== v6 ==
==> flow/design.v <==
module FIR_low_pass_filter(
	input clk,
	input rst,
	input [7:0]FIR_IN,
	output reg [16:0]FIR_OUT
);
reg[7:0] delay_pipeline1;
reg[7:0] delay_pipeline2;
reg[7:0] delay_pipeline3;
reg[7:0] delay_pipeline4;
reg[7:0] delay_pipeline5;
reg[7:0] delay_pipeline6;
reg[7:0] delay_pipeline7;
reg[7:0] delay_pipeline8;
reg[7:0] delay_pipeline9;
wire[7:0] coeff1 = 8'd7;	 
wire[7:0] coeff2 = 8'd5;
wire[7:0] coeff3 = 8'd51;
wire[7:0] coeff4 = 8'd135;
wire[7:0] coeff5 = 8'd179;
wire[7:0] coeff6 = 8'd135;
wire[7:0] coeff7 = 8'd51;
wire[7:0] coeff8 = 8'd5;
wire[7:0] coeff9 = 8'd7;
reg signed [16:0] multi_data1 ; 
reg signed [16:0] multi_data2 ;
reg signed [16:0] multi_data3 ;
reg signed [16:0] multi_data4 ;
reg signed [16:0] multi_data5 ;
reg signed [16:0] multi_data6 ;
reg signed [16:0] multi_data7 ;
reg signed [16:0] multi_data8 ;
reg signed [16:0] multi_data9 ;
always@(posedge clk or negedge rst)
if(!rst)
begin
	delay_pipeline1 <= 8'b0 ;
	delay_pipeline2 <= 8'b0 ;
	delay_pipeline3 <= 8'b0 ;
	delay_pipeline4 <= 8'b0 ;
	delay_pipeline5 <= 8'b0 ;
	delay_pipeline6 <= 8'b0 ;
	delay_pipeline7 <= 8'b0 ;
	delay_pipeline8 <= 8'b0 ;
	delay_pipeline9 <= 8'b0 ;
end
else
begin
	delay_pipeline1 <= FIR_IN;
	delay_pipeline2 <= delay_pipeline1 ;
	delay_pipeline3 <= delay_pipeline2 ;
	delay_pipeline4 <= delay_pipeline3 ;
	delay_pipeline5 <= delay_pipeline4 ;
	delay_pipeline6 <= delay_pipeline5 ;
	delay_pipeline7 <= delay_pipeline6 ;
	delay_pipeline8 <= delay_pipeline7 ;
	delay_pipeline9 <= delay_pipeline8 ;
end
always@(posedge clk or negedge rst)  
	if(!rst)
		multi_data1 <= 17'b0 ;
	else
		multi_data1 <= delay_pipeline1*coeff1 ;
always@(posedge clk or negedge rst)  
	if(!rst)
		multi_data2 <= 17'b0 ;
	else
		multi_data2 <= delay_pipeline2*coeff2 ;
always@(posedge clk or negedge rst)  
	if(!rst)
		multi_data3 <= 17'b0 ;
	else
		multi_data3 <= delay_pipeline3*coeff3 ;
always@(posedge clk or negedge rst)  
	if(!rst)
		multi_data4 <= 17'b0 ;
	else
		multi_data4 <= delay_pipeline4*coeff4 ;
always@(posedge clk or negedge rst)  
	if(!rst)
		multi_data5 <= 17'b0 ;
	else
		multi_data5 <= delay_pipeline5*coeff5 ;
always@(posedge clk or negedge rst)  
	if(!rst)
		multi_data6 <= 17'b0 ;
	else
		multi_data6 <= delay_pipeline6*coeff6 ;
always@(posedge clk or negedge rst)  
	if(!rst)
		multi_data7 <= 17'b0 ;
	else
		multi_data7 <= delay_pipeline7*coeff7 ;
always@(posedge clk or negedge rst)  
	if(!rst)
		multi_data8 <= 17'b0 ;
	else
		multi_data8 <= delay_pipeline8*coeff8 ;
always@(posedge clk or negedge rst)  
	if(!rst)
		multi_data9 <= 17'b0 ;
	else
		multi_data9 <= delay_pipeline9*coeff9 ;
always@(posedge clk or negedge rst)
	if(!rst)
		FIR_OUT <= 16'b0 ;
	else
		FIR_OUT <= multi_data1 + multi_data2 + multi_data3 + multi_data4 +multi_data5 + multi_data6 + multi_data7 + multi_data8 + multi_data9 ;
endmodule
==> flow/config.mk <==
export PLATFORM = sky130hd
export DESIGN_NAME = FIR_low_pass_filter
export DESIGN_NICKNAME = FIR_low_pass_filter
export VERILOG_FILES = /design/flow/design.v
export SDC_FILE = /design/flow/constraint.sdc
export NUM_CORES = 4
export LEC_CHECK = 0
export ABC_AREA = 1
export CAP_MARGIN = 20
export CORE_MARGIN = 2
export CORE_UTILIZATION = 72
export CTS_CLUSTER_DIAMETER = 206
export PLACE_DENSITY_LB_ADDON = 0.09
export SETUP_SLACK_MARGIN = 0.94
export SLEW_MARGIN = 20
==> flow/constraint.sdc <==
create_clock -name core_clock -period 3.25 [get_ports {clk}]
set_input_delay 0.6500 -clock core_clock [delete_from_list [all_inputs] [get_ports {clk}]]
set_output_delay 0.6500 -clock core_clock [all_outputs]
set_load 0.01 [all_outputs]
run.sh (not shown) runs the stock make flow with config.mk's settings and CLKGATE_MAP_FILE=.
v6 terminated abnormally: 5_1_grt reported GRT-0232.
[inputs] v28 vs v6
- CTS_CLUSTER_DIAMETER: 206 -> unset
- ABC_AREA: 1 -> unset
- SETUP_SLACK_MARGIN: 0.94 -> -0.16
- PLACE_DENSITY_LB_ADDON: 0.09 -> unset
- the clock period (ns, I/O delays scaled along): 3.25 -> 3.84
### Flow results
Finished, but not clean: v28, with negative setup slack. Of v28 and v6, it is v28 that has the lower die area. In the metrics for v28 and v6, the one carrying the lower area share of xor/xnor cells in the synthesized design is v6. Area of the synthesized netlist per yosys stat: v28 vs v6 down about 6%. v28: half-perimeter wire length after detailed placement is 4.5 mm lower than what v6 reported. Number of rows in the core area shrinks by a few percent when moving from v6 to v28. Of v28 and v6, the higher initial cell density of the core belongs to v28. v28 against v6; yosys cell count is down by more than 10%. Summary: post-placement setup slack, v28 better than v6.
### v28 -> v47
- TNS_END_PERCENT newly set to 50
- SETUP_SLACK_MARGIN removed (was -0.16)
- ABC_AREA newly set to 1
- CORE_ASPECT_RATIO newly set to 1.32
- the clock period (ns, I/O delays scaled along) changed from 3.84 to 3.71
==> results <==
- [flow] v47 | stages: complete | final checks: fail | reason: negative setup slack
- v47 against v28: multiplexer share of the synthesized area was more or less identical, count of instantiated cells in the yosys netlist went up by 27%, non-clock buffer contribution to total cell area went down by 1.3 points.
- Taking v28 as the reference, in v47 met3 capacity usage during global routing went down, share of the final layout cell area in sequential cells went down.
- Compared with v28, in v47 global-route wire length before repair went up; via count went up; register share after synthesis went down.
- Between v28 and v47, the area fraction in compound gates after synthesis is higher for v28.
- Compared with v28, vertical die dimension in v47 increased by more than 10%.
